## CPU
module CPU (
    input clk, 
    input reset, 
    output [15:0] pc, 
    input [15:0] instr, 
    output [15:0] alu_out, 
    output mem_read, 
    output mem_write, 
    input [15:0] mem_data
);
Size in the first run: ~2000 cells after synthesis, roughly 350 flip-flops, roughly 68 I/O pins, about 18000 um2 of cells after synthesis.
make LEC_CHECK=0 CAP_MARGIN=0 CORE_MARGIN=2 CORE_UTILIZATION=72 CTS_CLUSTER_DIAMETER=299 CTS_CLUSTER_SIZE=82 PLACE_DENSITY_LB_ADDON=0.0 SETUP_SLACK_MARGIN=0.88 SLEW_MARGIN=20 TNS_END_PERCENT=70 finish   # period 3.0 ns
run.sh (not shown) runs the stock make flow with config.mk's settings and CLKGATE_MAP_FILE=.
The baseline did not get past global routing with GRT-0232.
Change:
ABC_AREA = 1   (was unset)
CAP_MARGIN = 20   (was 0)
CTS_CLUSTER_DIAMETER = 400   (was 299)
CTS_CLUSTER_SIZE = unset   (was 82)
PLACE_DENSITY_LB_ADDON = unset   (was 0.0)
SETUP_SLACK_MARGIN = unset   (was 0.88)
TNS_END_PERCENT = unset   (was 70)
clock period = 2.74 ns   (was 3.0 ns; I/O delays follow)
With this change the flow completed and failed the layout checks on negative setup slack.
Die area rises by 0.54%.
Synthesized area went up by 0.55%.
Synthesized cell count came out higher by 28%.
Change:
ABC_AREA = unset   (was 1)
CORE_UTILIZATION = 40   (was 72)
CTS_CLUSTER_DIAMETER = unset   (was 400)
SETUP_SLACK_MARGIN = 1.5   (was unset)
clock period = 3.14 ns   (was 2.74 ns; I/O delays follow)
Result:
- The changed run went through all stages and came out clean
- wire length goes up by 30%
- synthesized cell count went down by 22%
- hold slack improves by 0.076 ns
- global-route usage falls by 21 points
- total power drops by 4.4%
- worst setup slack gets better by 0.098 ns
- synthesized area decreases by 0.55%
- final area is higher by 27%
- first-iteration DRC count falls by 11%
- clock power came out lower by 20%
- non-clock buffer count grows by 290
Change:
CORE_UTILIZATION = 64   (was 40)
SETUP_SLACK_MARGIN = -0.26   (was 1.5)
clock period = 2.58 ns   (was 3.14 ns; I/O delays follow)
The new run produced a layout that fails on negative setup slack.
Wire length decreases by 24%.
Non-clock buffer count decreases by 139.
Setup slack is worse by 0.65 ns.
Global-route usage increases by 14 points.
Worst hold slack is worse by 0.041 ns.
Final area decreases by 18%.
Critical path depth stays the same.
Synthesized area is unchanged.
Core utilization increases by 20 points.

* * *

CPU again, from the RTL that the note above started with.
Design CPU, start of the top module:
module CPU (
    input clk, 
    input reset, 
    output [15:0] pc, 
    input [15:0] instr, 
    output [15:0] alu_out, 
    output mem_read, 
    output mem_write, 
    input [15:0] mem_data
);
clock: 3.12 ns
lec_check: 0
cap_margin: 20
core_aspect_ratio: 0.53
core_margin: 2
core_utilization: 71
max_routing_layer: met4
setup_slack_margin: 1.5
slew_margin: 20
The first run stopped in 5_1_grt.
Rerun with:
==> flow/config.mk (replaced) <==
export PLATFORM = sky130hd
export DESIGN_NAME = CPU
export DESIGN_NICKNAME = CPU
export VERILOG_FILES = /design/flow/design.v
export SDC_FILE = /design/flow/constraint.sdc
export NUM_CORES = 4
export LEC_CHECK = 0
export CAP_MARGIN = 0
export CORE_MARGIN = 2
export CORE_UTILIZATION = 71
export CTS_CLUSTER_SIZE = 20
export SETUP_SLACK_MARGIN = -0.25
export SLEW_MARGIN = 20
==> flow/constraint.sdc (replaced) <==
create_clock -name core_clock -period 2.53 [get_ports {clk}]
set_input_delay 0.5060 -clock core_clock [delete_from_list [all_inputs] [get_ports {clk}]]
set_output_delay 0.5060 -clock core_clock [all_outputs]
set_load 0.01 [all_outputs]
After rerunning: Now the flow completed and failed the layout checks on setup timing; die area hardly moves; synthesized cell count stays the same; synthesized area does not change.
Rerun with:
==> flow/config.mk (replaced) <==
export PLATFORM = sky130hd
export DESIGN_NAME = CPU
export DESIGN_NICKNAME = CPU
export VERILOG_FILES = /design/flow/design.v
export SDC_FILE = /design/flow/constraint.sdc
export NUM_CORES = 4
export LEC_CHECK = 0
export CAP_MARGIN = 20
export CORE_MARGIN = 2
export CORE_UTILIZATION = 66
export SETUP_SLACK_MARGIN = 0.51
export SLEW_MARGIN = 20
==> flow/constraint.sdc (replaced) <==
create_clock -name core_clock -period 3.35 [get_ports {clk}]
set_input_delay 0.6700 -clock core_clock [delete_from_list [all_inputs] [get_ports {clk}]]
set_output_delay 0.6700 -clock core_clock [all_outputs]
set_load 0.01 [all_outputs]
Effect: The new run finished with timing, DRC and antenna clean. Global-route usage decreases by 7.7 points. Total power shrinks by 30%. Register-to-register slack improved by 1.0 ns. Core utilization is lower by 8.6 points. Design area went down by 3.3%. Die size increases by 7.4%. Via count fell by 10%. Hold slack gains 0.067 ns. Wire length falls by 14%. First-iteration DRC count goes down by 36%. Final cell count fell by 2.2%.

* * *

v59:
Starting RTL as in the previous note.
clock: 1.75 ns
lec_check: 0
abc_area: 1
cap_margin: 20
core_margin: 2
core_utilization: 72
cts_cluster_diameter: 400
cts_cluster_size: 100
setup_slack_margin: -0.11
slew_margin: 20
v59 did not finish; a tool error ended it in global routing.
The inputs of v27 differ from those of v59 as listed below.
Settings: a deleted CTS_CLUSTER_SIZE that had been 100; a deleted ABC_AREA that had been 1; a deleted CTS_CLUSTER_DIAMETER that had been 400; a change of CORE_UTILIZATION from 72 to 23; a change of SETUP_SLACK_MARGIN from -0.11 to 1.5; a change of the clock period (ns, I/O delays scaled along) from 1.75 to 3.14.
==> results <==
On total I/O pin count, v27 and v59 are basically level.
Taking v59 as the reference, in v27 per-instance average area after synthesis went up, chip area went up, total of cells resized after clock tree synthesis went up by 320%.
Status | v27 and v59 | clean except v59
The run showing the greater post-synth area from yosys stat is v59.
Combinational family with the most area after synthesis = simple AND/OR/NAND/NOR gates: v59; combinational family with the most area after synthesis = AND-OR/OR-AND gates: v27
v59 → v27: area of the placeable core saw an increase, synthesized area went down by 0.55%, number of cell rows now larger, synthesized cell count went down 544.
Inputs modified between v27 and v9:
Settings: swapping 23 for 72 in CORE_UTILIZATION; swapping 1.5 for 0.49 in SETUP_SLACK_MARGIN; putting ABC_AREA at 1 where nothing was set; putting PLACE_DENSITY_LB_ADDON at 0.27 where nothing was set; swapping 3.14 for 3.35 in the clock period (ns, I/O delays scaled along).
==> results <==
met3 capacity usage during global routing is higher on v9
v27 → v9: first-iteration DRC count rose by 1,053, via count normalized by instance count now sits higher, clock network fraction of design power now sits higher.
Edits applied to the flow inputs when going from v9 to v28:
Settings: CORE_UTILIZATION now 64, was 72; SETUP_SLACK_MARGIN now 0.75, was 0.49; ABC_AREA no longer set, was 1; PLACE_DENSITY_LB_ADDON no longer set, was 0.27; the clock period (ns, I/O delays scaled along) now 2.54, was 3.35.
Notes after the runs:
Post-synthesis share of cell area spent on and-or and or-and gates in v28 is 10 points above v9. As the logs show, v28 stopped at global routing after a tool error, so it never reached the end of the flow. v9: all stages complete, timing, DRC and antenna checks passed. On chip area estimate from yosys synthesis: between v9 and v28, it ends up higher for v9. Overall chip area, v28 vs v9: up by more than 10%. Taking v9 as the reference point, the multiplexer share of the synthesized area of v28 rises by 3.6 points. [v28] cell total after placement fell 13% relative to v9. The count of cell types in the netlist in v9 is 0.45 times that in v28. Comparing v9 with v28, the area fraction in full adders, half adders and majority gates came out essentially unchanged. Area of the core is higher on v28.
Setup changes, v28 to v20
Settings: CORE_UTILIZATION now 71, was 64; SETUP_SLACK_MARGIN now 1.5, was 0.75; CTS_CLUSTER_SIZE now 77, previously not set; MAX_ROUTING_LAYER now met4, previously not set; the clock period (ns, I/O delays scaled along) now 3.12, was 2.54.
## What came out
- Stage in which a tool error killed v28: global routing.
- The log for v20 ends in global routing with error GRT-0116, so the run never completed.
- Going from v28 to v20, floorplan core density grows by 7.1 points.
- H-tree depth reported by CTS: v20 vs v28 identical
- Min number of post-CTS setup repair buffers across v28 and v20: v28
- Comparing v28 and v20, the higher setup slack after placement is on v20.
- v20 — cell row count 3 lower, v28 as reference
- Re die boundary width: v20 is 4.9% down on v28.
- Die area | v20 < v28
Setup changes, v20 to v22
Settings: CORE_UTILIZATION now 17, was 71; MAX_ROUTING_LAYER no longer set, was met4; CTS_CLUSTER_SIZE no longer set, was 77; the clock period (ns, I/O delays scaled along) now 4.93, was 3.12.
--- outcome ---
Re number of cells after detailed placement: v22 is 1,003 up on v20. Number of clock buffers inserted by TritonCTS came out higher on v22 than on v20. Re horizontal die dimension: v20 and v22 aren't equal, and the lower value belongs to v20. Of v20 and v22, the run reporting the higher post-CTS setup buffer count was v20. On area enclosed by the die boundary, v20 beats v22. The detailed placement HPWL was comparable across v20 and v22. v22 | stages: all done | timing, DRC, antenna: all pass.

* * *

Setup of job 6031:
Starting RTL as in the previous note.
clock: 2.01 ns
lec_check: 0
cap_margin: 20
cell_pad_in_sites_detail_placement: 2
core_margin: 2
core_utilization: 67
cts_cluster_size: 20
gpl_routability_driven: 1
min_routing_layer: met1
place_density_lb_addon: 0.13
setup_slack_margin: -0.15
slew_margin: 20
Status(job 6031) = ERROR, stage = detailed placement
--- input diff job 6031..job 6185 ---
# job 6031
export LEC_CHECK = 0
export CAP_MARGIN = 20
export CELL_PAD_IN_SITES_DETAIL_PLACEMENT = 2
export CORE_MARGIN = 2
export CORE_UTILIZATION = 67
export CTS_CLUSTER_SIZE = 20
export GPL_ROUTABILITY_DRIVEN = 1
export MIN_ROUTING_LAYER = met1
export PLACE_DENSITY_LB_ADDON = 0.13
export SETUP_SLACK_MARGIN = -0.15
export SLEW_MARGIN = 20
create_clock -name core_clock -period 2.01 [get_ports {clk}]
# job 6185
export LEC_CHECK = 0
export CAP_MARGIN = 20
export CORE_MARGIN = 2
export CORE_UTILIZATION = 64
export SETUP_SLACK_MARGIN = 0.74
export SLEW_MARGIN = 20
create_clock -name core_clock -period 2.53 [get_ports {clk}]
Notes after the runs:
Tool error GRT-0232 stopped job 6185 during global routing; no final results.
[compare] base=job 6031 new=job 6185: summed instance area of the synthesized netlist level; global placement routability congestion moved up.
Comparing job 6031 and job 6185, the higher die span in x is on job 6185.
Input-level comparison between job 6911 and job 6185:
# job 6185
export LEC_CHECK = 0
export CAP_MARGIN = 20
export CORE_MARGIN = 2
export CORE_UTILIZATION = 64
export SETUP_SLACK_MARGIN = 0.74
export SLEW_MARGIN = 20
create_clock -name core_clock -period 2.53 [get_ports {clk}]
# job 6911
export LEC_CHECK = 0
export CAP_MARGIN = 20
export CORE_MARGIN = 2
export CORE_UTILIZATION = 72
export CTS_CLUSTER_DIAMETER = 377
export CTS_CLUSTER_SIZE = 22
export SETUP_SLACK_MARGIN = -0.25
export SLEW_MARGIN = 20
create_clock -name core_clock -period 2.53 [get_ports {clk}]
Results
- Every stage of job 6911 finished as expected; the final checks, on the other hand, flagged setup timing, which means the layout fails.
- As far as average cell area after synthesis goes, job 6185 and job 6911 are indistinguishable; the numbers are identical.
- Worst slack at placement is lower on job 6911
- From job 6185 to job 6911 the numbers moved as follows: number of placed instances with taps included went down; height of the chip went down; synthesized cell count did not really move.
No activity file was given, so power comes from the tool's default toggle rates.
